==> design.v <==
module part2 (
    clear,
    clock,
    digit,
    digit_valid,
    end_of_line,
    total,
    line_result
);
    input clear;
    input clock;
    input [3:0] digit;
    input digit_valid;
    input end_of_line;
    output [63:0] total;
    output [47:0] line_result;
    wire [63:0] _205;
    wire [47:0] _38;
    wire [43:0] _196;
    wire [47:0] _197;
    wire [47:0] _193;
    wire [47:0] _186;
    wire [47:0] _172;
    wire [47:0] _158;
    wire [47:0] _144;
    wire [47:0] _130;
    wire [47:0] _116;
    wire [47:0] _102;
    wire [47:0] _88;
    wire [47:0] _74;
    wire [47:0] _60;
    wire vdd;
    wire _3;
    wire _5;
    wire [47:0] _49;
    wire [3:0] _7;
    wire [47:0] _45;
    wire _46;
    wire _47;
    wire [47:0] _50;
    wire [47:0] _52;
    wire [47:0] _8;
    reg [47:0] _43;
    wire [47:0] _9;
    wire [95:0] _57;
    wire [47:0] _58;
    wire [47:0] _61;
    wire _62;
    wire _63;
    wire [47:0] _64;
    wire [47:0] _66;
    wire [47:0] _10;
    reg [47:0] _55;
    wire [47:0] _11;
    wire [95:0] _71;
    wire [47:0] _72;
    wire [47:0] _75;
    wire _76;
    wire _77;
    wire [47:0] _78;
    wire [47:0] _80;
    wire [47:0] _12;
    reg [47:0] _69;
    wire [47:0] _13;
    wire [95:0] _85;
    wire [47:0] _86;
    wire [47:0] _89;
    wire _90;
    wire _91;
    wire [47:0] _92;
    wire [47:0] _94;
    wire [47:0] _14;
    reg [47:0] _83;
    wire [47:0] _15;
    wire [95:0] _99;
    wire [47:0] _100;
    wire [47:0] _103;
    wire _104;
    wire _105;
    wire [47:0] _106;
    wire [47:0] _108;
    wire [47:0] _16;
    reg [47:0] _97;
    wire [47:0] _17;
    wire [95:0] _113;
    wire [47:0] _114;
    wire [47:0] _117;
    wire _118;
    wire _119;
    wire [47:0] _120;
    wire [47:0] _122;
    wire [47:0] _18;
    reg [47:0] _111;
    wire [47:0] _19;
    wire [95:0] _127;
    wire [47:0] _128;
    wire [47:0] _131;
    wire _132;
    wire _133;
    wire [47:0] _134;
    wire [47:0] _136;
    wire [47:0] _20;
    reg [47:0] _125;
    wire [47:0] _21;
    wire [95:0] _141;
    wire [47:0] _142;
    wire [47:0] _145;
    wire _146;
    wire _147;
    wire [47:0] _148;
    wire [47:0] _150;
    wire [47:0] _22;
    reg [47:0] _139;
    wire [47:0] _23;
    wire [95:0] _155;
    wire [47:0] _156;
    wire [47:0] _159;
    wire _160;
    wire _161;
    wire [47:0] _162;
    wire [47:0] _164;
    wire [47:0] _24;
    reg [47:0] _153;
    wire [47:0] _25;
    wire [95:0] _169;
    wire [47:0] _170;
    wire [47:0] _173;
    wire _174;
    wire _175;
    wire [47:0] _176;
    wire [47:0] _178;
    wire [47:0] _26;
    reg [47:0] _167;
    wire [47:0] _27;
    wire [95:0] _183;
    wire [47:0] _184;
    wire [47:0] _187;
    wire _188;
    wire _189;
    wire [47:0] _190;
    wire [47:0] _192;
    wire [47:0] _28;
    reg [47:0] _181;
    wire [47:0] _29;
    wire [95:0] _194;
    wire [47:0] _195;
    wire [47:0] _198;
    wire _199;
    wire _31;
    wire _200;
    wire [47:0] _201;
    wire _33;
    wire [47:0] _203;
    wire [47:0] _34;
    reg [47:0] _40;
    wire [15:0] _207;
    wire [63:0] _208;
    wire [63:0] _209;
    wire [63:0] _35;
    reg [63:0] _206;
    assign _205 = 64'b0000000000000000000000000000000000000000000000000000000000000000;
    assign _38 = 48'b000000000000000000000000000000000000000000000000;
    assign _196 = 44'b00000000000000000000000000000000000000000000;
    assign _197 = { _196,
                    _7 };
    assign _193 = 48'b000000000000000000000000000000000000000000001010;
    assign _186 = { _196,
                    _7 };
    assign _172 = { _196,
                    _7 };
    assign _158 = { _196,
                    _7 };
    assign _144 = { _196,
                    _7 };
    assign _130 = { _196,
                    _7 };
    assign _116 = { _196,
                    _7 };
    assign _102 = { _196,
                    _7 };
    assign _88 = { _196,
                   _7 };
    assign _74 = { _196,
                   _7 };
    assign _60 = { _196,
                   _7 };
    assign vdd = 1'b1;
    assign _3 = clear;
    assign _5 = clock;
    assign _49 = { _196,
                   _7 };
    assign _7 = digit;
    assign _45 = { _196,
                   _7 };
    assign _46 = _43 < _45;
    assign _47 = _31 & _46;
    assign _50 = _47 ? _49 : _43;
    assign _52 = _33 ? _38 : _50;
    assign _8 = _52;
    always @(posedge _5) begin
        if (_3)
            _43 <= _38;
        else
            _43 <= _8;
    end
    assign _9 = _43;
    assign _57 = _9 * _193;
    assign _58 = _57[47:0];
    assign _61 = _58 + _60;
    assign _62 = _55 < _61;
    assign _63 = _31 & _62;
    assign _64 = _63 ? _61 : _55;
    assign _66 = _33 ? _38 : _64;
    assign _10 = _66;
    always @(posedge _5) begin
        if (_3)
            _55 <= _38;
        else
            _55 <= _10;
    end
    assign _11 = _55;
    assign _71 = _11 * _193;
    assign _72 = _71[47:0];
    assign _75 = _72 + _74;
    assign _76 = _69 < _75;
    assign _77 = _31 & _76;
    assign _78 = _77 ? _75 : _69;
    assign _80 = _33 ? _38 : _78;
    assign _12 = _80;
    always @(posedge _5) begin
        if (_3)
            _69 <= _38;
        else
            _69 <= _12;
    end
    assign _13 = _69;
    assign _85 = _13 * _193;
    assign _86 = _85[47:0];
    assign _89 = _86 + _88;
    assign _90 = _83 < _89;
    assign _91 = _31 & _90;
    assign _92 = _91 ? _89 : _83;
    assign _94 = _33 ? _38 : _92;
    assign _14 = _94;
    always @(posedge _5) begin
        if (_3)
            _83 <= _38;
        else
            _83 <= _14;
    end
    assign _15 = _83;
    assign _99 = _15 * _193;
    assign _100 = _99[47:0];
    assign _103 = _100 + _102;
    assign _104 = _97 < _103;
    assign _105 = _31 & _104;
    assign _106 = _105 ? _103 : _97;
    assign _108 = _33 ? _38 : _106;
    assign _16 = _108;
    always @(posedge _5) begin
        if (_3)
            _97 <= _38;
        else
            _97 <= _16;
    end
    assign _17 = _97;
    assign _113 = _17 * _193;
    assign _114 = _113[47:0];
    assign _117 = _114 + _116;
    assign _118 = _111 < _117;
    assign _119 = _31 & _118;
    assign _120 = _119 ? _117 : _111;
    assign _122 = _33 ? _38 : _120;
    assign _18 = _122;
    always @(posedge _5) begin
        if (_3)
            _111 <= _38;
        else
            _111 <= _18;
    end
    assign _19 = _111;
    assign _127 = _19 * _193;
    assign _128 = _127[47:0];
    assign _131 = _128 + _130;
    assign _132 = _125 < _131;
    assign _133 = _31 & _132;
    assign _134 = _133 ? _131 : _125;
    assign _136 = _33 ? _38 : _134;
    assign _20 = _136;
    always @(posedge _5) begin
        if (_3)
            _125 <= _38;
        else
            _125 <= _20;
    end
    assign _21 = _125;
    assign _141 = _21 * _193;
    assign _142 = _141[47:0];
    assign _145 = _142 + _144;
    assign _146 = _139 < _145;
    assign _147 = _31 & _146;
    assign _148 = _147 ? _145 : _139;
    assign _150 = _33 ? _38 : _148;
    assign _22 = _150;
    always @(posedge _5) begin
        if (_3)
            _139 <= _38;
        else
            _139 <= _22;
    end
    assign _23 = _139;
    assign _155 = _23 * _193;
    assign _156 = _155[47:0];
    assign _159 = _156 + _158;
    assign _160 = _153 < _159;
    assign _161 = _31 & _160;
    assign _162 = _161 ? _159 : _153;
    assign _164 = _33 ? _38 : _162;
    assign _24 = _164;
    always @(posedge _5) begin
        if (_3)
            _153 <= _38;
        else
            _153 <= _24;
    end
    assign _25 = _153;
    assign _169 = _25 * _193;
    assign _170 = _169[47:0];
    assign _173 = _170 + _172;
    assign _174 = _167 < _173;
    assign _175 = _31 & _174;
    assign _176 = _175 ? _173 : _167;
    assign _178 = _33 ? _38 : _176;
    assign _26 = _178;
    always @(posedge _5) begin
        if (_3)
            _167 <= _38;
        else
            _167 <= _26;
    end
    assign _27 = _167;
    assign _183 = _27 * _193;
    assign _184 = _183[47:0];
    assign _187 = _184 + _186;
    assign _188 = _181 < _187;
    assign _189 = _31 & _188;
    assign _190 = _189 ? _187 : _181;
    assign _192 = _33 ? _38 : _190;
    assign _28 = _192;
    always @(posedge _5) begin
        if (_3)
            _181 <= _38;
        else
            _181 <= _28;
    end
    assign _29 = _181;
    assign _194 = _29 * _193;
    assign _195 = _194[47:0];
    assign _198 = _195 + _197;
    assign _199 = _40 < _198;
    assign _31 = digit_valid;
    assign _200 = _31 & _199;
    assign _201 = _200 ? _198 : _40;
    assign _33 = end_of_line;
    assign _203 = _33 ? _38 : _201;
    assign _34 = _203;
    always @(posedge _5) begin
        if (_3)
            _40 <= _38;
        else
            _40 <= _34;
    end
    assign _207 = 16'b0000000000000000;
    assign _208 = { _207,
                    _40 };
    assign _209 = _206 + _208;
    assign _35 = _209;
    always @(posedge _5) begin
        if (_3)
            _206 <= _205;
        else
            if (_33)
                _206 <= _35;
    end
    assign total = _206;
    assign line_result = _40;
endmodule
==> run.sh <==
#!/bin/bash
# the make line also repeats each setting of config.mk as NAME=value (left out here)
make -C /OpenROAD-flow-scripts/flow DESIGN_CONFIG=/design/flow/config.mk WORK_HOME=/design/flow/orfs CLKGATE_MAP_FILE= finish
==> config.mk <==
export PLATFORM = sky130hd
export DESIGN_NAME = part2
export DESIGN_NICKNAME = part2
export VERILOG_FILES = /design/flow/design.v
export SDC_FILE = /design/flow/constraint.sdc
export NUM_CORES = 4
export LEC_CHECK = 0
export CAP_MARGIN = 20
export CELL_PAD_IN_SITES_DETAIL_PLACEMENT = 1
export CORE_ASPECT_RATIO = 1.6
export CORE_MARGIN = 8
export CORE_UTILIZATION = 66
export CTS_CLUSTER_DIAMETER = 61
export HOLD_SLACK_MARGIN = 0.14
export MAX_ROUTING_LAYER = met5
export MIN_ROUTING_LAYER = met1
export PLACE_DENSITY_LB_ADDON = 0.13
export SETUP_SLACK_MARGIN = 1.84
export SLEW_MARGIN = 10
==> constraint.sdc <==
create_clock -name core_clock -period 9.22 [get_ports {clock}]
set_input_delay 1.8440 -clock core_clock [delete_from_list [all_inputs] [get_ports {clock}]]
set_output_delay 1.8440 -clock core_clock [all_outputs]
set_load 0.01 [all_outputs]
==> impl_metrics.toml, run 1 <==
# yosys + openroad results
[floorplanning]
num_rows = 131
core-area_sq_um = 79200
dieArea_sq_um = 89000
ios = 120
die_w_um = 239
fp-utilization = 0.662
die_y_um = 373

[synthesis]
top_cell = "ha_1"
top_cell_area_share = 0.238
synthCells = 6594
simple_gate_area_frac = 0.205
yosysWarnings = 1
async_reset_ff_frac = 0
yosys_area_sq_um = 52400
ys_seq_frac = 0.162
ys_sh_mux = 0.0192
aoi_share = 0.243
largest_area_cell = "ha_1"
enable_flop_cells = 0
topCellsByArea = "ha_1 24%, dfxtp_1 16%, xnor2_1 5.1%"
synth_area_sq_um = 52400
ys_types = 115
ys_top_cells_by_count = "999 x ha_1, 604 x nor2_1, 515 x a21oi_1"
ys_sh_adder = 0.247
top_logic_kind = "adder cells"
ys.flops = 424
synth_xor_xnor_area_share = 0.0905
ff_type = "dfxtp_1"
syn_area_per_cell_sq_um = 7.95
yosys_cells = 6594

[placement]
gp_congestion = 1.02
place_inst = 7555
portBuffers = 119
hpwl_um = 174000

[outcome]
outcome = "did not finish"
lastStage = "clock tree synthesis"
error_line = "[ERROR DPL-0033] detailed placement checks failed during check placement."
-- per-stage QoR --
step           hold slack [ns]  total power, uW  utilization  instance area, sq um  worst slack, ns
3_5_place_dp             0.495             8700        0.686                 54300            0.232
3_3_place_gp             0.465             7910        0.686                 54300            0.904
2_1_floorplan            0.433             6460            -                 52400             1.96
==> run 2: changes to the inputs <==
Settings changed: ABC_AREA set to 1, CELL_PAD_IN_SITES_DETAIL_PLACEMENT 1 to not set, CORE_ASPECT_RATIO 1.6 to not set, CORE_MARGIN 8 to 2, CORE_UTILIZATION 66 to 70, CTS_CLUSTER_DIAMETER 61 to 228, CTS_CLUSTER_SIZE set to 37, HOLD_SLACK_MARGIN 0.14 to not set, MAX_ROUTING_LAYER met5 to not set, MIN_ROUTING_LAYER met1 to not set, PLACE_DENSITY_LB_ADDON 0.13 to not set, SETUP_SLACK_MARGIN 1.84 to not set, SLEW_MARGIN 10 to 20.
Clock period 9.22 ns to 3.67 ns, I/O delays scaled along.
==> impl_metrics.toml, run 2 <==
# yosys + openroad results
[outcome]
outcome = "did not finish"
lastStage = "clock tree synthesis"
error_line = "[ERROR DPL-0038] Utilization greater than 100%, impossible to legalize"

[synthesis]
ys_sh_mux = 0
aoi_share = 0.160
enable_flop_cells = 0
ys_seq_frac = 0.146
top_logic_kind = "simple AND/OR/NAND/NOR gates"
ys_top_cells_by_count = "2555 x nand2_1, 1338 x inv_1, 999 x ha_1"
top_cell_area_share = 0.214
yosys_area_sq_um = 58300
syn_area_per_cell_sq_um = 6.16
simple_gate_area_frac = 0.332
yosysWarnings = 1
topCellsByArea = "ha_1 21%, nand2_1 16%, dfxtp_1 15%"
ys_sh_adder = 0.222
ff_type = "dfxtp_1"
largest_area_cell = "ha_1"
synthCells = 9464
yosys_cells = 9464
async_reset_ff_frac = 0
synth_area_sq_um = 58300
ys_types = 66
ys.flops = 424
synth_xor_xnor_area_share = 0.0441
top_cell = "nand2_1"

[placement]
gp_congestion = 1.14
hpwl_um = 212000
place_inst = 12600
portBuffers = 119

[floorplanning]
core-area_sq_um = 82200
ios = 120
die_w_um = 293
num_rows = 105
dieArea_sq_um = 85600
die_y_um = 293
fp-utilization = 0.709
==> run 2: per-stage QoR <==
step	setup TNS (ns)	hold slack [ns]	worst slack, ns	power (uW)	cell area (sq um)
3_5_place_dp	-644.54	0.482	-2.22	36500	77600
3_3_place_gp	-475.03	0.469	-1.59	33300	77600
2_1_floorplan	-190.76	0.461	-0.866	22200	60300
==> run 3: changes to the inputs <==
Settings changed: CAP_MARGIN 20 to 10, CORE_UTILIZATION 70 to 72, CTS_CLUSTER_DIAMETER 228 to not set, CTS_CLUSTER_SIZE 37 to 95, SETUP_SLACK_MARGIN set to 2.35, TNS_END_PERCENT set to 15.
Clock period 3.67 ns to 8.05 ns, I/O delays scaled along.
==> impl_metrics.toml, run 3 <==
# physical design summary
[clock_tree]
htreeDepth = 2
clockRootBuffer = "clkbuf_16"
hold_buffers = 0
cts_inserted_buffers = 53
clock_path_buffers = 3
clk_pin_slew_ns = 0.07
cts_sinks = 424
clock_latency_ns = 0.67
cts_tree = "done"

[setup_path]
arrival_ns = 7.11
rr_endpoint = "_181[33]"
end_kind = "flip-flop"
path_class = "input pin to flip-flop"
critPathBufInv = 5
critical-path-top-delay-family = "simple AND/OR/NAND/NOR gates"
rr_startpoint = "_167[28]"
cp-startpoint = "digit[1]"
crit_cells = 30
cp-start-kind = "input pin"
reg2reg_depth = 26
cpMaxStageDelayCell = "a21oi_1"
slowest_delay_ns = 0.44
cp_common_cell = "nand2_1"
rrSetupSlack_ns = 1.48
crit_fanout = 22
critPathCapture = "_181[33]"
crit_required_ns = 8.58

[layout]
layout.nets = 10600
finalInstanceArea_sq_um = 63900
syn2layout_area_growth_pct = 9.51
fillers = 5838

[sta]
worst_clock_skew_ns = 0.0536
tightest_slew_ns = 1.14
min_period_ns = 6.58
setup_viol = 0
min_period_over_period = 0.818
finalHoldViolations = 0
max_freq_mhz = 152
setup_tns_ns = 0
fin_ws_ns = 1.47
slew_headroom = 0.238
grt_setup_unrepaired = "true"
drv_slew = 0

[power_and_ir_drop]
pwr_density_cell_nw_per_um2 = 254
p_sw_uw = 8650
pwr-share-seq = 0.199
power_leakage_uw = 0.0332
p_sw_frac = 0.533
powerSeq_uw = 3230
irDropWorstVdd_uv = 283
pwr-share-clk = 0.161
pwr-share-comb = 0.641
top_power_group = "combinational logic"
intPower_uw = 7590
pg_clk_uw = 2610
pg_comb_uw = 10400

[routing]
viasPerCell = 6.35
vias = 68000
drc = 0
first_iter_violations = 8082
wl_per_cell_um = 19.1
wl_um = 205000
first_pass_iters = 22
final_antenna_net_count = 0

[placement]
gp_congestion = 1.07
dp_slack_ns = 0.413
hpwl_um = 147000
dpl-instance-area_sq_um = 60500
portBuffers = 119

[synthesis]
ff_type = "dfxtp_1"
synthCells = 9464
ys_types = 66
yosys_area_sq_um = 58300
synth_xor_xnor_area_share = 0.0441
ys_sh_mux = 0
ys.flops = 424
yosysWarnings = 1
ys_sh_adder = 0.222
syn_area_per_cell_sq_um = 6.16
simple_gate_area_frac = 0.332
ys_top_cells_by_count = "2555 x nand2_1, 1338 x inv_1, 999 x ha_1"
aoi_share = 0.160
ys_seq_frac = 0.146
async_reset_ff_frac = 0
yosys_cells = 9464
enable_flop_cells = 0
top_cell = "nand2_1"
top_logic_kind = "simple AND/OR/NAND/NOR gates"
synth_area_sq_um = 58300
top_cell_area_share = 0.214
largest_area_cell = "ha_1"
topCellsByArea = "ha_1 21%, nand2_1 16%, dfxtp_1 15%"

[worst_hold_path]
min_path_type = "flip-flop to flip-flop"
whs_endpoint = "_206[0]"
worstHoldStart = "_206[0]"
holdPathStages = 2

[grt]
grt_max_degree = 258
antenna_found_initial = 7
grt_overflow = 0
grt_pass1_vias = 63000
grt_use_total = 0.449
grt_pass1_wl_um = 308000

[outcome]
outcome = "no timing/DRC/antenna violations"

[floorplanning]
dieArea_sq_um = 83300
ios = 120
die_y_um = 289
fp-utilization = 0.726
core-area_sq_um = 80300
die_w_um = 289
num_rows = 104

[job]
maxCapViolCount = 0
warnings = 33
[run 3: metrics by stage]
stage	std cells	hold WS (ns)	utilization	total power, uW
2_1_floorplan	9470	0.460	-	9190
3_3_place_gp	10500	0.468	0.754	11300
3_5_place_dp	10500	0.476	0.754	11700
4_1_cts	10700	0.484	0.782	14900
5_1_grt	10700	0.520	0.795	17100
6_report	10700	0.482	0.795	16200
[run 3: timing repair]
| item | CTS | global route |
|---|---|---|
| endpoints found under the setup margin | 343 | 326 |
| pin swaps | 7 | 48 |
| buffers inserted | 10 | 33 |
| cloned | 6 | 2 |
| hold endpoints to repair | 0 | 0 |
| resized | 61 | 195 |
[run 3: cell type report]
class | instances | area (sq um) | share of cell area
repair inverters | 4 | 63.8 | 0.000999
repair buffers | 189 | 1930 | 0.0303
flip-flops and latches | 424 | 8500 | 0.133
clock inverters | 24 | 287 | 0.00449
clock buffers | 73 | 1530 | 0.0240
diodes | 8 | 20.0 | 0.000314
inverters | 1346 | 5120 | 0.0802
multi-input cells | 7572 | 45100 | 0.706
well taps | 1060 | 1330 | 0.0208
[run 3: layer usage]
metal  wire length (um)  share of wire  up-vias  GRT usage
li1                   -              -    31600          -
met1              75300           0.37    30400      0.526
met2              90200           0.44     4474      0.739
met3              22600           0.11     1441      0.104
met4              16300          0.079       14      0.283
met5                345         0.0017        -    0.00114
==> run 4: changes to the inputs <==
Settings changed: ABC_AREA 1 to not set, CAP_MARGIN 10 to 20, CELL_PAD_IN_SITES_DETAIL_PLACEMENT set to 2, CORE_MARGIN 2 to 9, CORE_UTILIZATION 72 to 37, CTS_CLUSTER_SIZE 95 to not set, MAX_ROUTING_LAYER set to met4, SETUP_SLACK_MARGIN 2.35 to 0.28, TNS_END_PERCENT 15 to not set.
Clock period 8.05 ns to 6.5 ns, I/O delays scaled along.
==> impl_metrics.toml, run 4 <==
# yosys + openroad results
[synthesis]
ys_sh_mux = 0.0192
async_reset_ff_frac = 0
top_logic_kind = "adder cells"
yosys_cells = 6594
enable_flop_cells = 0
synth_xor_xnor_area_share = 0.0905
synthCells = 6594
ys.flops = 424
aoi_share = 0.243
syn_area_per_cell_sq_um = 7.95
largest_area_cell = "ha_1"
ff_type = "dfxtp_1"
ys_top_cells_by_count = "999 x ha_1, 604 x nor2_1, 515 x a21oi_1"
ys_types = 115
yosysWarnings = 1
simple_gate_area_frac = 0.205
ys_sh_adder = 0.247
topCellsByArea = "ha_1 24%, dfxtp_1 16%, xnor2_1 5.1%"
top_cell = "ha_1"
ys_seq_frac = 0.162
synth_area_sq_um = 52400
yosys_area_sq_um = 52400
top_cell_area_share = 0.238

[placement]
dp_slack_ns = -1.29
hpwl_um = 196000
portBuffers = 119
gp_congestion = 0.896

[floorplanning]
num_rows = 137
core-area_sq_um = 140000
dieArea_sq_um = 156000
fp-utilization = 0.374
die_y_um = 394
ios = 120
die_w_um = 394

[clock_tree]
hold_buffers = 0
cts_sinks = 424
htreeDepth = 2
clock_path_buffers = 3
cts_inserted_buffers = 59
clockRootBuffer = "clkbuf_16"

[outcome]
lastStage = "global routing"
error_line = "[ERROR GRT-0232] Routing congestion too high. Check the congestion heatmap in the GUI."
outcome = "did not finish"

[grt]
grt_overflow = 1796
grt_use_total = 0.809
run 4: metal layers:
metal  GRT overflow  track usage
met1             24        0.774
met4            532        0.820
met5              -            -
met3             62        0.678
met2           1178        0.948
run 4: timing repair:
item,4_1_cts
setup buffers,127
cloned,11
gates resized,706
setup endpoints to repair,322
pin swaps,166
run 4: stage by stage:
| stage | total power [uW] | std cells | util | setup TNS (ns) | instance area, sq um |
|---|---|---|---|---|---|
| after floorplan | 9270 | 6600 | - | 0 | 52600 |
| after global placement | 12200 | 8725 | 0.416 | -54.34 | 58300 |
| after detailed placement | 13600 | 8725 | 0.416 | -207.44 | 58300 |
| after CTS | 20100 | 8969 | 0.464 | -19.47 | 65000 |
==> run 5: changes to the inputs <==
Settings changed: CELL_PAD_IN_SITES_DETAIL_PLACEMENT 2 to not set, CORE_UTILIZATION 37 to 29, CTS_CLUSTER_DIAMETER set to 333, HOLD_SLACK_MARGIN set to -0.06, PLACE_DENSITY set to 0.69, SETUP_SLACK_MARGIN 0.28 to 1.56, SLEW_MARGIN 20 to 10.
Clock period 6.5 ns to 10.5 ns, I/O delays scaled along.
==> impl_metrics.toml, run 5 <==
# physical design summary
[routing]
wl_um = 138000
final_antenna_net_count = 0
drc = 0
vias = 48300
viasPerCell = 5.40
first_pass_iters = 8
first_iter_violations = 2753
wl_per_cell_um = 15.5

[grt]
grt_max_degree = 176
grt_use_total = 0.138
grt_pass1_wl_um = 231000
antenna_found_initial = 2
grt_overflow = 0
grt_pass1_vias = 46200

[synthesis]
topCellsByArea = "ha_1 24%, dfxtp_1 16%, xnor2_1 5.1%"
yosysWarnings = 1
synthCells = 6594
aoi_share = 0.243
ys_top_cells_by_count = "999 x ha_1, 604 x nor2_1, 515 x a21oi_1"
ys_seq_frac = 0.162
top_cell_area_share = 0.238
synth_xor_xnor_area_share = 0.0905
yosys_area_sq_um = 52400
ys_types = 115
synth_area_sq_um = 52400
syn_area_per_cell_sq_um = 7.95
top_logic_kind = "adder cells"
yosys_cells = 6594
simple_gate_area_frac = 0.205
async_reset_ff_frac = 0
ff_type = "dfxtp_1"
ys_sh_adder = 0.247
ys_sh_mux = 0.0192
largest_area_cell = "ha_1"
enable_flop_cells = 0
ys.flops = 424
top_cell = "ha_1"

[worst_hold_path]
min_path_type = "flip-flop to flip-flop"
whs_endpoint = "_181[47]"
worstHoldStart = "_181[47]"
holdPathStages = 2

[sta]
worst_clock_skew_ns = 0.0755
min_period_over_period = 0.776
grt_setup_unrepaired = "false"
setup_viol = 0
tightest_slew_ns = 1.10
setup_tns_ns = 0
max_freq_mhz = 123
min_period_ns = 8.15
slew_headroom = 0.262
finalHoldViolations = 0
drv_slew = 0

[setup_path]
critical-path-top-delay-family = "AND-OR/OR-AND gates"
rr_startpoint = "_167[4]"
cp-startpoint = "digit[3]"
arrival_ns = 8.65
rr_endpoint = "_181[44]"
reg2reg_depth = 24
cp_cell_sequence = "clkdlybuf4s50_1, ha_1, a21o_1, o2111ai_1, nor4_1, and4b_1, nor3b_1, buf_4, or4b_1, nor3_1, xor2_1, ha_1, a21o_1, a21o_1, a21o_1, a21o_1, a21o_1, a21o_1, a221o_1, a31oi_4, buf_4, nor2_1, a211oi_1"
cpMaxStageDelayCell = "or4b_1"
crit_fanout = 25
critPathBufInv = 3
cp-start-kind = "input pin"
end_kind = "flip-flop"
path_class = "input pin to flip-flop"
crit_cells = 23
cp_common_cell = "a21o_1"
critPathCapture = "_40[43]"
rrSetupSlack_ns = 2.78
crit_required_ns = 11.01
slowest_delay_ns = 0.63

[floorplanning]
ios = 120
num_rows = 155
core-area_sq_um = 179000
die_w_um = 443
fp-utilization = 0.293
die_y_um = 443
dieArea_sq_um = 196000

[clock_tree]
htreeDepth = 2
clockRootBuffer = "clkbuf_16"
clock_path_buffers = 3
clock_latency_ns = 0.67
hold_buffers = 0
postCtsSetupBuffers = 0
cts_sinks = 424
postCtsResizedCells = 0
cts_inserted_buffers = 52
clk_pin_slew_ns = 0.05
cts_tree = "done"

[power_and_ir_drop]
pwr-share-comb = 0.535
pg_comb_uw = 4840
top_power_group = "combinational logic"
intPower_uw = 4980
powerSeq_uw = 2230
p_sw_uw = 4060
pg_clk_uw = 1970
p_sw_frac = 0.449
pwr-share-seq = 0.246
irDropWorstVdd_uv = 143
power_leakage_uw = 0.0258
pwr-share-clk = 0.218
pwr_density_cell_nw_per_um2 = 156

[placement]
hpwl_um = 110000
gp_congestion = 0.890
portBuffers = 119
dpl-instance-area_sq_um = 55900

[layout]
fillers = 18700
layout.nets = 7575
finalInstanceArea_sq_um = 57800
logic_area_sq_um = 42300
flop_area_sq_um = 8490
syn2layout_area_growth_pct = 10.2

[job]
warnings = 28
maxCapViolCount = 0

[outcome]
outcome = "no timing/DRC/antenna violations"
[run 5: routing by layer]
metal / GRT usage / share of wire / routed length, um
met5: - / 0 / 0
met4: 0.0290 / 0.019 / 2560
met3: 0.0132 / 0.035 / 4890
met2: 0.229 / 0.46 / 63300
met1: 0.181 / 0.49 / 67600
[run 5: metrics by stage]
stage	setup WS (ns)	hold WS, ns	total power, uW	cells	util
global route	1.73	0.488	9800	8940	0.323
detailed placement	1.77	0.465	7030	8843	0.312
floorplan	2.99	0.433	5680	6600	-
finish	2.35	0.473	9040	8940	0.323
global placement	1.75	0.468	6930	8843	0.312
CTS	2.37	0.471	9060	8936	0.322
[run 5: cell type report]
type	instances	share of cell area
Antenna cell	1	0.0000433
Clock buffer	65	0.0248
Clock inverter	28	0.00695
Inverter	194	0.0126
Multi-Input combinational cell	5724	0.732
Sequential cell	424	0.147
Tap cell	2355	0.0510
Timing Repair Buffer	149	0.0255
==> run 6: changes to the inputs <==
Settings changed: CAP_MARGIN 20 to 35, CORE_MARGIN 9 to 2, CORE_UTILIZATION 29 to 70, CTS_CLUSTER_DIAMETER 333 to not set, HOLD_SLACK_MARGIN -0.06 to not set, PLACE_DENSITY 0.69 to 0.64, SETUP_SLACK_MARGIN 1.56 to not set, SLEW_MARGIN 10 to 20.
Clock period 10.5 ns to 6.11 ns, I/O delays scaled along.
==> impl_metrics.toml, run 6 <==
# yosys + openroad results
[outcome]
outcome = "did not finish"
lastStage = "global routing"

[synthesis]
ff_type = "dfxtp_1"
ys_sh_adder = 0.247
top_cell_area_share = 0.238
ys_seq_frac = 0.162
ys_types = 115
yosys_cells = 6594
enable_flop_cells = 0
ys_sh_mux = 0.0192
async_reset_ff_frac = 0
yosysWarnings = 1
synthCells = 6594
yosys_area_sq_um = 52400
largest_area_cell = "ha_1"
topCellsByArea = "ha_1 24%, dfxtp_1 16%, xnor2_1 5.1%"
simple_gate_area_frac = 0.205
top_logic_kind = "adder cells"
aoi_share = 0.243
ys_top_cells_by_count = "999 x ha_1, 604 x nor2_1, 515 x a21oi_1"
ys.flops = 424
syn_area_per_cell_sq_um = 7.95
synth_xor_xnor_area_share = 0.0905
synth_area_sq_um = 52400
top_cell = "ha_1"

[placement]
portBuffers = 119
dp_slack_ns = -0.830
gp_congestion = 1.02
hpwl_um = 123000

[clock_tree]
htreeDepth = 2
cts_sinks = 424
clock_path_buffers = 3
clockRootBuffer = "clkbuf_16"
cts_inserted_buffers = 51
hold_buffers = 0

[floorplanning]
ios = 120
die_y_um = 278
dieArea_sq_um = 77100
fp-utilization = 0.705
die_w_um = 278
core-area_sq_um = 74300
num_rows = 100
run 6: per-stage QoR:
step | instance area [sq um] | utilization | TNS [ns] | instances
after CTS | 62400 | 0.839 | -6.99 | 8228
after detailed placement | 59100 | 0.795 | -133.22 | 8079
after global placement | 59100 | 0.795 | -94.87 | 8078
after floorplan | 52600 | - | -0.0294 | 6600
run 6: timing repair:
| item | in CTS |
|---|---|
| buffers inserted | 45 |
| resized | 185 |
| gates cloned | 10 |
| pin swaps | 34 |
| setup endpoints to repair | 260 |
==> run 7: changes to the inputs <==
Settings changed: ABC_AREA set to 1, CAP_MARGIN 35 to 20, CORE_UTILIZATION 70 to 72, CTS_CLUSTER_DIAMETER set to 228, CTS_CLUSTER_SIZE set to 37, MAX_ROUTING_LAYER met4 to not set, PLACE_DENSITY 0.64 to not set, PLACE_DENSITY_LB_ADDON set to 0.03, SETUP_SLACK_MARGIN set to 1.12.
Clock period 6.11 ns to 3.92 ns, I/O delays scaled along.
==> impl_metrics.toml, run 7 <==
# yosys + openroad results
[synthesis]
synth_xor_xnor_area_share = 0.0441
syn_area_per_cell_sq_um = 6.16
ys.flops = 424
aoi_share = 0.160
yosys_cells = 9464
top_cell = "nand2_1"
synth_area_sq_um = 58300
topCellsByArea = "ha_1 21%, nand2_1 16%, dfxtp_1 15%"
enable_flop_cells = 0
yosys_area_sq_um = 58300
ys_top_cells_by_count = "2555 x nand2_1, 1338 x inv_1, 999 x ha_1"
ys_types = 66
async_reset_ff_frac = 0
simple_gate_area_frac = 0.332
top_cell_area_share = 0.214
top_logic_kind = "simple AND/OR/NAND/NOR gates"
ys_sh_adder = 0.222
yosysWarnings = 1
ff_type = "dfxtp_1"
ys_seq_frac = 0.146
synthCells = 9464
largest_area_cell = "ha_1"
ys_sh_mux = 0

[placement]
dp_slack_ns = -2.19
place_inst = 12500
hpwl_um = 213000
portBuffers = 119
gp_congestion = 1.08

[floorplanning]
die_y_um = 289
ios = 120
die_w_um = 289
fp-utilization = 0.726
core-area_sq_um = 80300
dieArea_sq_um = 83300
num_rows = 104

[outcome]
lastStage = "clock tree synthesis"
outcome = "did not finish"
error_line = "[ERROR DPL-0038] Utilization greater than 100%, impossible to legalize"
-- run 7: through the flow --
stage	area [sq um]	util	TNS, ns	total power [uW]
floorplan	60500	-	-117.23	20900
global placement	76800	0.957	-479.64	30700
detailed placement	76800	0.957	-633.14	33600
==> run 8: changes to the inputs <==
Settings changed: CAP_MARGIN 20 to 10, CTS_CLUSTER_DIAMETER 228 to 54, CTS_CLUSTER_SIZE 37 to 10, PLACE_DENSITY set to 0.4, PLACE_DENSITY_LB_ADDON 0.03 to not set, SETUP_SLACK_MARGIN 1.12 to 0.21.
Clock period 3.92 ns to 7.09 ns, I/O delays scaled along.
==> impl_metrics.toml, run 8 <==
# physical design summary
[outcome]
outcome = "no timing/DRC/antenna violations"

[routing]
vias = 65400
first_iter_violations = 6083
wl_per_cell_um = 17.5
final_antenna_net_count = 0
viasPerCell = 6.13
first_pass_iters = 6
top_layer = "met5"
wl_met3_um = 17200
met2_length_um = 85300
wl_met1_um = 71300
wl_um = 187000
drc = 0

[grt]
grt_use_total = 0.433
grt_pass1_wl_um = 299000
antenna_found_initial = 2
grt_max_degree = 109
grt_pass1_vias = 62100
grt_overflow = 0

[synthesis]
enable_flop_cells = 0
synth_xor_xnor_area_share = 0.0441
largest_area_cell = "ha_1"
yosysWarnings = 1
ys_sh_adder = 0.222
top_cell_area_share = 0.214
ys_seq_frac = 0.146
simple_gate_area_frac = 0.332
ys.flops = 424
ys_types = 66
syn_area_per_cell_sq_um = 6.16
top_logic_kind = "simple AND/OR/NAND/NOR gates"
top_cell = "nand2_1"
synthCells = 9464
ys_top_cells_by_count = "2555 x nand2_1, 1338 x inv_1, 999 x ha_1"
topCellsByArea = "ha_1 21%, nand2_1 16%, dfxtp_1 15%"
yosys_area_sq_um = 58300
aoi_share = 0.160
ys_sh_mux = 0
ff_type = "dfxtp_1"
async_reset_ff_frac = 0
yosys_cells = 9464
synth_area_sq_um = 58300

[setup_path]
rrSetupSlack_ns = 1.18
arrival_ns = 6.94
rr_endpoint = "_167[5]"
crit_cells = 29
critPathCapture = "_181[22]"
cpMaxStageDelayCell = "clkdlybuf4s50_1"
crit_fanout = 45
crit_required_ns = 7.61
slowest_delay_ns = 0.50
cp-startpoint = "digit[1]"
critical-path-top-delay-family = "simple AND/OR/NAND/NOR gates"
path_class = "input pin to flip-flop"
cp-start-kind = "input pin"
reg2reg_depth = 32
critPathBufInv = 4
end_kind = "flip-flop"
rr_startpoint = "_153[1]"

[power_and_ir_drop]
top_power_group = "combinational logic"
pg_comb_uw = 10100
irDropWorstVdd_uv = 407
powerSeq_uw = 3630
power_leakage_uw = 0.0330
p_sw_frac = 0.500
pwr-share-seq = 0.209
pwr-share-comb = 0.580
p_sw_uw = 8680
pwr-share-clk = 0.211
pg_clk_uw = 3660
pwr_density_cell_nw_per_um2 = 276
p_total_uw = 17400
intPower_uw = 8680

[job]
maxCapViolCount = 0
warnings = 31

[sta]
setup_tns_ns = 0
finalHoldViolations = 0
max_freq_mhz = 156
min_period_over_period = 0.906
tightest_slew_ns = 1.12
setup_viol = 0
worst_clock_skew_ns = 0.0265
fin_ws_ns = 0.666
grt_setup_unrepaired = "false"
slew_headroom = 0.255
min_period_ns = 6.42
drv_slew = 0

[floorplanning]
die_y_um = 289
core-area_sq_um = 80300
num_rows = 104
dieArea_sq_um = 83300
ios = 120
fp-utilization = 0.726
die_w_um = 289

[layout]
syn2layout_area_growth_pct = 8.11
layout.nets = 10600

[clock_tree]
cts_tree = "done"
cts_sinks = 424
hold_buffers = 0
htreeDepth = 3
clockRootBuffer = "clkbuf_16"
clock_path_buffers = 3
postCtsResizedCells = 0
cts_inserted_buffers = 71
clk_pin_slew_ns = 0.06
postCtsSetupBuffers = 0
clock_latency_ns = 0.66

[worst_hold_path]
worstHoldStart = "_206[0]"
whs_endpoint = "_206[0]"
min_path_type = "flip-flop to flip-flop"
holdPathStages = 2

[placement]
gp_congestion = 1.06
dp_slack_ns = 0.205
portBuffers = 119
hpwl_um = 146000
==> run 8: routing by layer <==
metal	vias up	global-route usage
met5	-	0
li1	31500	-
met4	2	0.272
met1	29600	0.501
met2	3324	0.731
met3	967	0.0879
==> run 8: layout make-up <==
| class | count | area [sq um] |
|---|---|---|
| multi-input combinational | 7571 | 44300 |
| fill | 6250 | 17300 |
| sequential | 424 | 8490 |
| inverter | 1346 | 5060 |
| clock buffer | 81 | 1880 |
| timing repair buffer | 150 | 1460 |
| tap | 1060 | 1330 |
| clock inverter | 39 | 532 |
| antenna | 1 | 2.50 |
==> run 8: metrics by stage <==
step	instances	util	cell area [sq um]	hold WS, ns
after floorplan	9470	-	58300	0.460
after global placement	10600	0.755	60600	0.460
after detailed placement	10600	0.755	60600	0.482
after CTS	10700	0.785	63000	0.487
after global routing	10700	0.785	63000	0.515
final	10700	0.785	63000	0.480
==> run 9: changes to the inputs <==
Settings changed: ABC_AREA 1 to not set, CAP_MARGIN 10 to 20, CELL_PAD_IN_SITES_DETAIL_PLACEMENT set to 0, CORE_UTILIZATION 72 to 70, CTS_CLUSTER_DIAMETER 54 to 61, CTS_CLUSTER_SIZE 10 to not set, MAX_ROUTING_LAYER set to met4, MIN_ROUTING_LAYER set to met1, PLACE_DENSITY 0.4 to not set, SETUP_SLACK_MARGIN 0.21 to not set.
Clock period 7.09 ns to 5.46 ns, I/O delays scaled along.
==> impl_metrics.toml, run 9 <==
# yosys + openroad results
[synthesis]
synth_area_sq_um = 52400
largest_area_cell = "ha_1"
simple_gate_area_frac = 0.205
top_logic_kind = "adder cells"
yosys_area_sq_um = 52400
ys_sh_adder = 0.247
async_reset_ff_frac = 0
synth_xor_xnor_area_share = 0.0905
top_cell = "ha_1"
syn_area_per_cell_sq_um = 7.95
synthCells = 6594
enable_flop_cells = 0
ys.flops = 424
topCellsByArea = "ha_1 24%, dfxtp_1 16%, xnor2_1 5.1%"
yosys_cells = 6594
ys_top_cells_by_count = "999 x ha_1, 604 x nor2_1, 515 x a21oi_1"
top_cell_area_share = 0.238
yosysWarnings = 1
ff_type = "dfxtp_1"
ys_sh_mux = 0.0192
ys_types = 115
aoi_share = 0.243
ys_seq_frac = 0.162

[floorplanning]
core-area_sq_um = 74300
die_y_um = 278
die_w_um = 278
fp-utilization = 0.705
dieArea_sq_um = 77100
ios = 120
num_rows = 100

[placement]
gp_congestion = 1.02
hpwl_um = 141000
place_inst = 8792
portBuffers = 119

[outcome]
error_line = "[ERROR DPL-0033] detailed placement checks failed during check placement."
outcome = "did not finish"
lastStage = "clock tree synthesis"
-- run 9: per-stage QoR --
stage | hold slack (ns) | setup slack [ns] | cell area [sq um] | util | setup TNS, ns
3_5_place_dp | 0.466 | -1.42 | 65000 | 0.875 | -354.99
3_3_place_gp | 0.459 | -1.14 | 65000 | 0.875 | -266.27
2_1_floorplan | 0.438 | -0.524 | 53400 | - | -27.73
==> run 10: changes to the inputs <==
Settings changed: CORE_UTILIZATION 70 to 66.
Clock period 5.46 ns to 6.07 ns, I/O delays scaled along.
==> impl_metrics.toml, run 10 <==
# physical design summary
[outcome]
outcome = "complete, but fails checks"
violatedChecks = "negative setup slack"

[synthesis]
synth_xor_xnor_area_share = 0.0905
ff_type = "dfxtp_1"
largest_area_cell = "ha_1"
synthCells = 6594
topCellsByArea = "ha_1 24%, dfxtp_1 16%, xnor2_1 5.1%"
enable_flop_cells = 0
ys_types = 115
top_cell = "ha_1"
ys_top_cells_by_count = "999 x ha_1, 604 x nor2_1, 515 x a21oi_1"
ys_sh_adder = 0.247
ys_seq_frac = 0.162
ys.flops = 424
yosys_cells = 6594
aoi_share = 0.243
yosysWarnings = 1
top_logic_kind = "adder cells"
synth_area_sq_um = 52400
top_cell_area_share = 0.238
yosys_area_sq_um = 52400
async_reset_ff_frac = 0
ys_sh_mux = 0.0192
syn_area_per_cell_sq_um = 7.95
simple_gate_area_frac = 0.205

[setup_path]
arrival_ns = 7.20
cp-start-kind = "flip-flop"
rr_endpoint = "_181[12]"
critPathBufInv = 6
critical-path-top-delay-family = "simple AND/OR/NAND/NOR gates"
path_class = "flip-flop to flip-flop"
cpMaxStageDelayCell = "or4_4"
rr_startpoint = "_167[2]"
crit_cells = 27
crit_fanout = 8
rrSetupSlack_ns = -0.60
cp-startpoint = "_167[2]"
reg2reg_depth = 27
crit_required_ns = 6.60
critPathCapture = "_181[12]"
cp_common_cell = "buf_4"
slowest_delay_ns = 0.60
end_kind = "flip-flop"

[sta]
worst_clock_skew_ns = 0.0325
drv_slew = 0
finalHoldViolations = 0
tightest_slew_ns = 1.27
grt_setup_unrepaired = "true"
holdWs_ns = 0.485
min_period_over_period = 1.10
min_period_ns = 6.67
fin_ws_ns = -0.601
max_freq_mhz = 150
setup_viol = 199
slew_headroom = 0.155

[layout]
finalInstanceArea_sq_um = 67100
final_cell_count_no_fill = 8509
layout.nets = 8445
syn2layout_area_growth_pct = 28.0

[routing]
first_pass_iters = 9
final_antenna_net_count = 0
viasPerCell = 6.79
vias = 57700
drc = 0
wl_per_cell_um = 22.0
wl_um = 187000
first_iter_violations = 5488

[power_and_ir_drop]
top_power_group = "combinational logic"
intPower_uw = 11600
powerSeq_uw = 3920
pg_clk_uw = 3480
pwr-share-comb = 0.650
pg_comb_uw = 13800
p_sw_uw = 9610
pwr-share-seq = 0.185
p_sw_frac = 0.454
pwr_density_cell_nw_per_um2 = 315
power_leakage_uw = 0.0312
irDropWorstVdd_uv = 435
pwr-share-clk = 0.165

[job]
maxCapViolCount = 0
warnings = 31

[grt]
grt_pass1_wl_um = 261000
grt_overflow = 0
antenna_found_initial = 3
grt_use_total = 0.392
grt_pass1_vias = 52000
grt_max_degree = 71

[floorplanning]
num_rows = 103
ios = 120
die_y_um = 286
core-area_sq_um = 78900
dieArea_sq_um = 81700
fp-utilization = 0.665
die_w_um = 286

[worst_hold_path]
worstHoldStart = "_206[31]"
min_path_type = "flip-flop to flip-flop"
whs_endpoint = "_206[31]"
holdPathStages = 2

[placement]
hpwl_um = 124000
place_inst = 8239
portBuffers = 119
dpl-instance-area_sq_um = 59800
gp_congestion = 0.999

[clock_tree]
cts_sinks = 424
clockRootBuffer = "clkbuf_16"
hold_buffers = 0
cts_inserted_buffers = 57
cts_tree = "done"
clock_path_buffers = 3
clock_latency_ns = 0.68
clk_pin_slew_ns = 0.07
htreeDepth = 2
## run 10: layer usage
metal	vias up	global-route usage	part of all wire	wire [um]
met5	-	-	0	0
met4	0	0.174	0.074	13900
met3	1191	0.0500	0.080	15000
met2	3041	0.673	0.47	88100
met1	27200	0.458	0.37	70000
li1	26300	-	-	-
## run 10: final cells by class
class / count / area [sq um]
Fill cell: 4629 / 11700
Inverter: 194 / 731
Antenna cell: 2 / 5.00
Tap cell: 1050 / 1310
Clock buffer: 72 / 1560
Sequential cell: 424 / 8550
Timing Repair Buffer: 1014 / 8920
Clock inverter: 29 / 310
Multi-Input combinational cell: 5724 / 45700
## run 10: stage by stage
stage | setup TNS [ns] | utilization | power, uW | setup slack [ns]
2_1_floorplan | -0.411 | - | 9980 | -0.0363
3_3_place_gp | -103.70 | 0.759 | 13500 | -0.623
3_5_place_dp | -134.61 | 0.759 | 13800 | -0.763
4_1_cts | -0.0565 | 0.797 | 18000 | -0.0165
5_1_grt | -82.19 | 0.851 | 22100 | -0.916
6_report | -32.66 | 0.851 | 21200 | -0.601
## run 10: timing repair
action	CTS	global route
pin swaps	44	262
setup endpoints to repair	227	330
gates resized	135	652
cloned	7	27
setup buffers	38	101
==> run 11: changes to the inputs <==
Settings changed: ABC_AREA set to 1, CELL_PAD_IN_SITES_DETAIL_PLACEMENT 0 to not set, CORE_UTILIZATION 66 to 72, CTS_CLUSTER_DIAMETER 61 to 310, CTS_CLUSTER_SIZE set to 100, MAX_ROUTING_LAYER met4 to not set, MIN_ROUTING_LAYER met1 to not set, PLACE_DENSITY set to 0.37, TNS_END_PERCENT set to 10.
Clock period 6.07 ns to 4.07 ns, I/O delays scaled along.
==> impl_metrics.toml, run 11 <==
# yosys + openroad results
[outcome]
outcome = "did not finish"
lastStage = "clock tree synthesis"
error_line = "[ERROR DPL-0038] Utilization greater than 100%, impossible to legalize"

[synthesis]
topCellsByArea = "ha_1 21%, nand2_1 16%, dfxtp_1 15%"
top_cell = "nand2_1"
largest_area_cell = "ha_1"
enable_flop_cells = 0
simple_gate_area_frac = 0.332
yosysWarnings = 1
ys.flops = 424
synthCells = 9464
async_reset_ff_frac = 0
ys_seq_frac = 0.146
aoi_share = 0.160
ys_types = 66
ys_sh_adder = 0.222
yosys_area_sq_um = 58300
ff_type = "dfxtp_1"
top_logic_kind = "simple AND/OR/NAND/NOR gates"
yosys_cells = 9464
ys_sh_mux = 0
synth_area_sq_um = 58300
ys_top_cells_by_count = "2555 x nand2_1, 1338 x inv_1, 999 x ha_1"
synth_xor_xnor_area_share = 0.0441
syn_area_per_cell_sq_um = 6.16
top_cell_area_share = 0.214

[placement]
portBuffers = 119
place_inst = 12300
dp_slack_ns = -1.85
hpwl_um = 187000
gp_congestion = 1.13

[floorplanning]
core-area_sq_um = 80300
fp-utilization = 0.726
die_w_um = 289
dieArea_sq_um = 83300
ios = 120
die_y_um = 289
num_rows = 104
[run 11: through the flow]
stage	instance area, sq um	total power [uW]	hold slack, ns
global placement	74600	28000	0.462
detailed placement	74600	30000	0.487
floorplan	58800	18900	0.460
==> run 12: changes to the inputs <==
Settings changed: ABC_AREA 1 to not set, CORE_UTILIZATION 72 to 65, CTS_CLUSTER_DIAMETER 310 to 397, CTS_CLUSTER_SIZE 100 to not set, PLACE_DENSITY 0.37 to not set, SETUP_SLACK_MARGIN set to 1.63, TNS_END_PERCENT 10 to not set.
Clock period 4.07 ns to 5.48 ns, I/O delays scaled along.
==> impl_metrics.toml, run 12 <==
# yosys + openroad results
[outcome]
outcome = "did not finish"
lastStage = "global routing"
error_line = "[ERROR GRT-0232] Routing congestion too high. Check the congestion heatmap in the GUI."

[synthesis]
synth_xor_xnor_area_share = 0.0905
aoi_share = 0.243
ys_sh_mux = 0.0192
topCellsByArea = "ha_1 24%, dfxtp_1 16%, xnor2_1 5.1%"
ys_types = 115
ys_top_cells_by_count = "999 x ha_1, 604 x nor2_1, 515 x a21oi_1"
ys_seq_frac = 0.162
simple_gate_area_frac = 0.205
top_cell = "ha_1"
yosys_area_sq_um = 52400
top_cell_area_share = 0.238
yosysWarnings = 1
synth_area_sq_um = 52400
ys.flops = 424
syn_area_per_cell_sq_um = 7.95
ff_type = "dfxtp_1"
largest_area_cell = "ha_1"
synthCells = 6594
ys_sh_adder = 0.247
async_reset_ff_frac = 0
top_logic_kind = "adder cells"
yosys_cells = 6594
enable_flop_cells = 0

[floorplanning]
fp-utilization = 0.654
ios = 120
die_w_um = 288
num_rows = 104
die_y_um = 288
core-area_sq_um = 80200
dieArea_sq_um = 82900

[grt]
grt_overflow = 13
grt_use_total = 0.688

[clock_tree]
clockRootBuffer = "clkbuf_16"
clock_path_buffers = 3
hold_buffers = 0
cts_sinks = 424
htreeDepth = 2
cts_inserted_buffers = 52

[placement]
gp_congestion = 0.937
dp_slack_ns = -1.30
hpwl_um = 119000
portBuffers = 119
==> run 12: timing repair <==
action / in CTS
resized: 436
buffers inserted: 118
pin swaps: 157
hold endpoints to repair: 0
cloned: 23
endpoints found under the setup margin: 374
==> run 12: per-stage QoR <==
step	util	area, sq um	instances
2_1_floorplan	-	54600	6600
3_3_place_gp	0.810	64900	8730
3_5_place_dp	0.810	64900	8730
4_1_cts	0.877	70300	8968
==> run 12: per-layer routing <==
metal / GRT usage / GRT overflow
met5: 0.199 / 0
met4: 0.669 / 9
met3: 0.497 / 3
met2: 0.899 / 1
met1: 0.684 / 0
==> run 13: changes to the inputs <==
Settings changed: ABC_AREA set to 1, CORE_UTILIZATION 65 to 64, CTS_CLUSTER_DIAMETER 397 to not set, SETUP_SLACK_MARGIN 1.63 to not set.
Clock period 5.48 ns to 9.4 ns, I/O delays scaled along.
==> impl_metrics.toml, run 13 <==
# physical design summary
[setup_path]
critPathBufInv = 4
crit_fanout = 76
arrival_ns = 8.24
rr_startpoint = "_139[31]"
slowest_delay_ns = 0.85
critPathCapture = "_153[25]"
cp-startpoint = "digit[1]"
cpMaxStageDelayCell = "clkinv_2"
path_class = "input pin to flip-flop"
end_kind = "flip-flop"
crit_required_ns = 9.92
critical-path-top-delay-family = "simple AND/OR/NAND/NOR gates"
crit_cells = 27
rrSetupSlack_ns = 2.66
rr_endpoint = "_153[25]"
cp-start-kind = "input pin"
reg2reg_depth = 25
cp_common_cell = "nand2_1"

[power_and_ir_drop]
pwr-share-clk = 0.175
irDropWorstVdd_uv = 244
powerSeq_uw = 2740
pwr_density_cell_nw_per_um2 = 196
p_sw_uw = 6220
pg_clk_uw = 2140
p_total_uw = 12200
p_sw_frac = 0.508
pwr-share-comb = 0.602
top_power_group = "combinational logic"
intPower_uw = 6020
pwr-share-seq = 0.223
pg_comb_uw = 7370
power_leakage_uw = 0.0326

[sta]
fin_ws_ns = 1.68
drv_slew = 0
setup_viol = 0
min_period_ns = 7.72
grt_setup_unrepaired = "false"
tightest_slew_ns = 1.01
finalHoldViolations = 0
holdWs_ns = 0.494
worst_clock_skew_ns = 0.0302
min_period_over_period = 0.821
max_freq_mhz = 130
setup_tns_ns = 0
slew_headroom = 0.324

[floorplanning]
num_rows = 110
die_w_um = 306
fp-utilization = 0.647
dieArea_sq_um = 93500
ios = 120
core-area_sq_um = 90100
die_y_um = 306

[grt]
antenna_found_initial = 0
grt_overflow = 0
grt_max_degree = 90
grt_pass1_vias = 58300
grt_pass1_wl_um = 288000
grt_use_total = 0.370

[layout]
syn2layout_area_growth_pct = 7.08
fillers = 8182
layout.nets = 10600
final_cell_count_no_fill = 10800

[synthesis]
yosys_cells = 9464
top_cell = "nand2_1"
ys_top_cells_by_count = "2555 x nand2_1, 1338 x inv_1, 999 x ha_1"
syn_area_per_cell_sq_um = 6.16
enable_flop_cells = 0
simple_gate_area_frac = 0.332
topCellsByArea = "ha_1 21%, nand2_1 16%, dfxtp_1 15%"
yosys_area_sq_um = 58300
top_logic_kind = "simple AND/OR/NAND/NOR gates"
largest_area_cell = "ha_1"
ff_type = "dfxtp_1"
ys_types = 66
aoi_share = 0.160
async_reset_ff_frac = 0
yosysWarnings = 1
ys_sh_adder = 0.222
synthCells = 9464
ys.flops = 424
synth_xor_xnor_area_share = 0.0441
top_cell_area_share = 0.214
ys_seq_frac = 0.146
ys_sh_mux = 0
synth_area_sq_um = 58300

[routing]
first_pass_iters = 7
first_iter_violations = 5527
vias = 62300
final_antenna_net_count = 0
wl_per_cell_um = 16.6
wl_um = 179000
viasPerCell = 5.79
drc = 0

[job]
maxCapViolCount = 0
warnings = 28

[worst_hold_path]
worstHoldStart = "_206[0]"
min_path_type = "flip-flop to flip-flop"
whs_endpoint = "_206[0]"
holdPathStages = 2

[placement]
gp_congestion = 1.01
dp_slack_ns = 1.48
portBuffers = 119
hpwl_um = 146000
place_inst = 10700

[clock_tree]
hold_buffers = 0
postCtsSetupBuffers = 0
clk_pin_slew_ns = 0.06
cts_sinks = 424
cts_tree = "done"
cts_inserted_buffers = 54
postCtsResizedCells = 0
clock_path_buffers = 3
clock_latency_ns = 0.67
clockRootBuffer = "clkbuf_16"
htreeDepth = 2

[outcome]
outcome = "no timing/DRC/antenna violations"
==> run 13: layout make-up <==
| type | count | area [sq um] | area share |
|---|---|---|---|
| Tap cell | 1176 | 1470 | 0.0236 |
| Clock buffer | 73 | 1500 | 0.0241 |
| Sequential cell | 424 | 8490 | 0.136 |
| Inverter | 1346 | 5060 | 0.0810 |
| Clock inverter | 23 | 264 | 0.00423 |
| Timing Repair Buffer | 141 | 1370 | 0.0220 |
| Antenna cell | 3 | 7.51 | 0.000120 |
| Multi-Input combinational cell | 7571 | 44300 | 0.709 |
==> run 13: metrics by stage <==
stage / cell area (sq um) / utilization
global route: 62400 / 0.692
finish: 62400 / 0.693
global placement: 60600 / 0.673
CTS: 62400 / 0.692
floorplan: 58300 / -
detailed placement: 60600 / 0.673
==> run 13: routing by layer <==
metal	track usage	up-vias	routed length, um
li1	-	31500	-
met1	0.462	28200	75000
met2	0.632	2170	82000
met3	0.0494	509	12900
met4	0.172	0	8620
met5	0	-	0
==> run 14: changes to the inputs <==
Settings changed: CORE_UTILIZATION 64 to 72, CTS_CLUSTER_DIAMETER set to 228, CTS_CLUSTER_SIZE set to 37, PLACE_DENSITY set to 0.64.
Clock period 9.4 ns to 3.83 ns, I/O delays scaled along.
==> impl_metrics.toml, run 14 <==
# yosys + openroad results
[outcome]
outcome = "did not finish"
lastStage = "clock tree synthesis"
error_line = "[ERROR DPL-0038] Utilization greater than 100%, impossible to legalize"

[synthesis]
synthCells = 9464
ys.flops = 424
syn_area_per_cell_sq_um = 6.16
largest_area_cell = "ha_1"
synth_area_sq_um = 58300
ys_types = 66
ys_sh_adder = 0.222
ys_top_cells_by_count = "2555 x nand2_1, 1338 x inv_1, 999 x ha_1"
ys_sh_mux = 0
enable_flop_cells = 0
async_reset_ff_frac = 0
ys_seq_frac = 0.146
aoi_share = 0.160
simple_gate_area_frac = 0.332
yosys_area_sq_um = 58300
synth_xor_xnor_area_share = 0.0441
yosys_cells = 9464
top_logic_kind = "simple AND/OR/NAND/NOR gates"
top_cell_area_share = 0.214
yosysWarnings = 1
topCellsByArea = "ha_1 21%, nand2_1 16%, dfxtp_1 15%"
ff_type = "dfxtp_1"
top_cell = "nand2_1"

[floorplanning]
ios = 120
num_rows = 104
die_w_um = 289
die_y_um = 289
dieArea_sq_um = 83300
fp-utilization = 0.726
core-area_sq_um = 80300

[placement]
gp_congestion = 1.11
portBuffers = 119
hpwl_um = 209000
[run 14: stage by stage]
stage | instance area [sq um] | std cells | setup slack (ns)
after floorplan | 60100 | 9470 | -0.706
after global placement | 76800 | 12500 | -1.63
after detailed placement | 76800 | 12500 | -2.13
==> run 15: changes to the inputs <==
Settings changed: ABC_AREA 1 to not set, CELL_PAD_IN_SITES_DETAIL_PLACEMENT set to 0, CORE_UTILIZATION 72 to 66, CTS_CLUSTER_DIAMETER 228 to 61, CTS_CLUSTER_SIZE 37 to not set, MAX_ROUTING_LAYER set to met4, MIN_ROUTING_LAYER set to met1, PLACE_DENSITY 0.64 to not set.
Clock period 3.83 ns to 5.49 ns, I/O delays scaled along.
==> impl_metrics.toml, run 15 <==
# yosys + openroad results
[outcome]
outcome = "did not finish"
lastStage = "global routing"
error_line = "[ERROR GRT-0232] Routing congestion too high. Check the congestion heatmap in the GUI."

[synthesis]
largest_area_cell = "ha_1"
enable_flop_cells = 0
aoi_share = 0.243
synthCells = 6594
top_logic_kind = "adder cells"
ys_top_cells_by_count = "999 x ha_1, 604 x nor2_1, 515 x a21oi_1"
simple_gate_area_frac = 0.205
topCellsByArea = "ha_1 24%, dfxtp_1 16%, xnor2_1 5.1%"
yosys_cells = 6594
top_cell = "ha_1"
ys_seq_frac = 0.162
synth_xor_xnor_area_share = 0.0905
ys_sh_mux = 0.0192
yosys_area_sq_um = 52400
ff_type = "dfxtp_1"
top_cell_area_share = 0.238
ys.flops = 424
yosysWarnings = 1
ys_types = 115
synth_area_sq_um = 52400
async_reset_ff_frac = 0
syn_area_per_cell_sq_um = 7.95
ys_sh_adder = 0.247

[placement]
place_inst = 8879
portBuffers = 119
dp_slack_ns = -1.30
hpwl_um = 130000
gp_congestion = 1.03

[clock_tree]
clockRootBuffer = "clkbuf_16"
cts_inserted_buffers = 56
clock_path_buffers = 3
hold_buffers = 0
htreeDepth = 2
cts_sinks = 424

[floorplanning]
dieArea_sq_um = 81700
fp-utilization = 0.665
die_w_um = 286
ios = 120
core-area_sq_um = 78900
num_rows = 103
die_y_um = 286

[grt]
grt_overflow = 165
grt_use_total = 0.782
## run 15: per-layer routing
layer | GRT overflow | GRT usage
met1 | 4 | 0.754
met2 | 80 | 0.949
met3 | 8 | 0.607
met4 | 73 | 0.781
met5 | - | -
## run 15: timing repair
action | 4_1_cts
gates cloned | 44
gates resized | 841
setup buffers | 193
pin swaps | 344
setup endpoints to repair | 332
endpoints found under the hold margin | 0
## run 15: metrics by stage
stage / cell area, sq um / util
CTS: 73500 / 0.932
detailed placement: 65100 / 0.825
global placement: 65100 / 0.825
floorplan: 53300 / -
==> run 16: changes to the inputs <==
Settings changed: ABC_AREA set to 0, CELL_PAD_IN_SITES_DETAIL_PLACEMENT 0 to not set, CORE_UTILIZATION 66 to 72, CTS_CLUSTER_DIAMETER 61 to 400, CTS_CLUSTER_SIZE set to 100, HOLD_SLACK_MARGIN set to -0.06, MAX_ROUTING_LAYER met4 to not set, MIN_ROUTING_LAYER met1 to not set, PLACE_DENSITY set to 0.39, SETUP_SLACK_MARGIN set to 1.05, TNS_END_PERCENT set to 5.
Clock period 5.49 ns to 4.39 ns, I/O delays scaled along.
==> impl_metrics.toml, run 16 <==
# yosys + openroad results
[synthesis]
yosysWarnings = 1
ys_sh_mux = 0.0192
yosys_cells = 6594
synth_area_sq_um = 52400
enable_flop_cells = 0
syn_area_per_cell_sq_um = 7.95
aoi_share = 0.243
top_cell = "ha_1"
simple_gate_area_frac = 0.205
topCellsByArea = "ha_1 24%, dfxtp_1 16%, xnor2_1 5.1%"
ys_seq_frac = 0.162
largest_area_cell = "ha_1"
ys_types = 115
synth_xor_xnor_area_share = 0.0905
top_cell_area_share = 0.238
ys_sh_adder = 0.247
ys.flops = 424
async_reset_ff_frac = 0
synthCells = 6594
ff_type = "dfxtp_1"
top_logic_kind = "adder cells"
yosys_area_sq_um = 52400
ys_top_cells_by_count = "999 x ha_1, 604 x nor2_1, 515 x a21oi_1"

[outcome]
outcome = "did not finish"
error_line = "[ERROR DPL-0038] Utilization greater than 100%, impossible to legalize"
lastStage = "clock tree synthesis"

[floorplanning]
dieArea_sq_um = 75000
ios = 120
core-area_sq_um = 71700
fp-utilization = 0.731
num_rows = 98
die_w_um = 274
die_y_um = 274

[placement]
place_inst = 9422
hpwl_um = 185000
gp_congestion = 1.03
portBuffers = 119
run 16: metrics by stage:
stage | utilization | total power [uW] | setup WS [ns] | instance area (sq um) | TNS (ns)
floorplan | - | 13900 | -1.49 | 52800 | -422.09
global placement | 0.971 | 20400 | -2.02 | 69600 | -568.95
detailed placement | 0.971 | 22200 | -2.69 | 69600 | -743.11
==> run 17: changes to the inputs <==
Settings changed: ABC_AREA 0 to 1, CELL_PAD_IN_SITES_DETAIL_PLACEMENT set to 0, CORE_ASPECT_RATIO set to 1.6, CORE_MARGIN 2 to 4, CORE_UTILIZATION 72 to 66, CTS_CLUSTER_DIAMETER 400 to 61, CTS_CLUSTER_SIZE 100 to 82, GPL_ROUTABILITY_DRIVEN set to 0, HOLD_SLACK_MARGIN -0.06 to 0.18, MAX_ROUTING_LAYER set to met4, MIN_ROUTING_LAYER set to met1, PLACE_DENSITY 0.39 to not set, PLACE_DENSITY_LB_ADDON set to 0.13, SETUP_SLACK_MARGIN 1.05 to 1.84, SLEW_MARGIN 20 to 25, TNS_END_PERCENT 5 to not set.
Clock period 4.39 ns to 9.22 ns, I/O delays scaled along.
==> impl_metrics.toml, run 17 <==
# physical design summary
[clock_tree]
cts_tree = "done"
cts_inserted_buffers = 36
hold_buffers = 0
clk_pin_slew_ns = 0.09
clock_path_buffers = 3
htreeDepth = 2
clockRootBuffer = "clkbuf_16"
clock_latency_ns = 0.63
cts_sinks = 424

[routing]
vias = 63700
first_iter_violations = 3740
first_pass_iters = 7
final_antenna_net_count = 0
wl_per_cell_um = 17.5
viasPerCell = 5.97
wl_um = 187000
drc = 0

[synthesis]
syn_area_per_cell_sq_um = 6.16
yosysWarnings = 1
ys_sh_mux = 0
ys_types = 66
enable_flop_cells = 0
ys_sh_adder = 0.222
yosys_cells = 9464
topCellsByArea = "ha_1 21%, nand2_1 16%, dfxtp_1 15%"
async_reset_ff_frac = 0
ys_seq_frac = 0.146
top_cell = "nand2_1"
ys_top_cells_by_count = "2555 x nand2_1, 1338 x inv_1, 999 x ha_1"
top_logic_kind = "simple AND/OR/NAND/NOR gates"
aoi_share = 0.160
synth_xor_xnor_area_share = 0.0441
largest_area_cell = "ha_1"
ys.flops = 424
synthCells = 9464
synth_area_sq_um = 58300
top_cell_area_share = 0.214
simple_gate_area_frac = 0.332
yosys_area_sq_um = 58300
ff_type = "dfxtp_1"

[power_and_ir_drop]
p_sw_frac = 0.545
intPower_uw = 5760
top_power_group = "combinational logic"
p_total_uw = 12700
pg_clk_uw = 1810
power_leakage_uw = 0.0324
pwr-share-clk = 0.143
p_sw_uw = 6910
powerSeq_uw = 2870
pwr-share-comb = 0.631
pwr-share-seq = 0.226
irDropWorstVdd_uv = 274
pwr_density_cell_nw_per_um2 = 204
pg_comb_uw = 8000

[layout]
final_cell_count_no_fill = 10700
layout.nets = 10600
syn2layout_area_growth_pct = 6.48
fillers = 7798
post-route-util = 0.710
finalInstanceArea_sq_um = 62100

[setup_path]
arrival_ns = 7.45
reg2reg_depth = 27
crit_fanout = 42
rr_startpoint = "_181[20]"
cpMaxStageDelayCell = "clkdlybuf4s50_1"
rr_endpoint = "_40[33]"
rrSetupSlack_ns = 3.06
cp_common_cell = "nand2_1"
cp-startpoint = "digit[1]"
end_kind = "flip-flop"
cp-start-kind = "input pin"
critPathCapture = "_181[39]"
critPathBufInv = 4
crit_cells = 26
crit_required_ns = 9.74
path_class = "input pin to flip-flop"
slowest_delay_ns = 0.70
critical-path-top-delay-family = "simple AND/OR/NAND/NOR gates"

[floorplanning]
num_rows = 137
dieArea_sq_um = 93300
ios = 120
die_w_um = 243
fp-utilization = 0.667
die_y_um = 384
core-area_sq_um = 87400

[worst_hold_path]
min_path_type = "flip-flop to flip-flop"
worstHoldStart = "_206[61]"
whs_endpoint = "_206[61]"
holdPathStages = 2

[grt]
grt_pass1_vias = 62400
grt.met2_usage = 0.717
top_usage_layer = "met2"
grt_pass1_wl_um = 298000
grt_use_total = 0.396
grt_overflow = 0
grt_util_met1 = 0.353
grt_max_degree = 101
met3_usage = 0.0725
antenna_found_initial = 6

[placement]
hpwl_um = 150000
place_inst = 10600
dpl-instance-area_sq_um = 60500
portBuffers = 119

[sta]
worst_clock_skew_ns = 0.0378
tightest_slew_ns = 1.06
setup_tns_ns = 0
min_period_over_period = 0.752
min_period_ns = 6.93
grt_setup_unrepaired = "false"
finalHoldViolations = 0
setup_viol = 0
max_freq_mhz = 144
drv_slew = 0
slew_headroom = 0.284

[job]
warnings = 28
maxCapViolCount = 0

[outcome]
outcome = "no timing/DRC/antenna violations"
==> run 17: stage by stage <==
step / hold WS, ns / setup slack [ns]
2_1_floorplan: 0.460 / 3.38
3_3_place_gp: 0.470 / 1.34
3_5_place_dp: 0.480 / 1.20
4_1_cts: 0.489 / 2.00
5_1_grt: 0.525 / 1.89
6_report: 0.484 / 2.29
==> run 17: final cells by class <==
cell class,count,area [sq um],share of cell area
timing repair buffer,139,1400,0.0225
sequential,424,8490,0.137
tap,1112,1390,0.0224
timing repair inverter,2,13.8,0.000222
inverter,1346,5090,0.0821
multi-input combinational,7571,44300,0.714
clock buffer,38,930,0.0150
antenna,7,17.5,0.000282
clock inverter,27,433,0.00697
==> run 17: routing by layer <==
metal	wire, um	vias to the layer above	part of all wire
met5	0	-	0
met4	19900	0	0.11
met3	10900	1168	0.058
met2	93000	2348	0.50
met1	62900	28800	0.34
li1	-	31400	-
==> run 17: timing repair <==
action                                  CTS  global route
gates resized                             1            28
endpoints found under the setup margin   11           230
buffers inserted                          0             0
gates cloned                              0             2
Power and IR drop assume default switching activity.
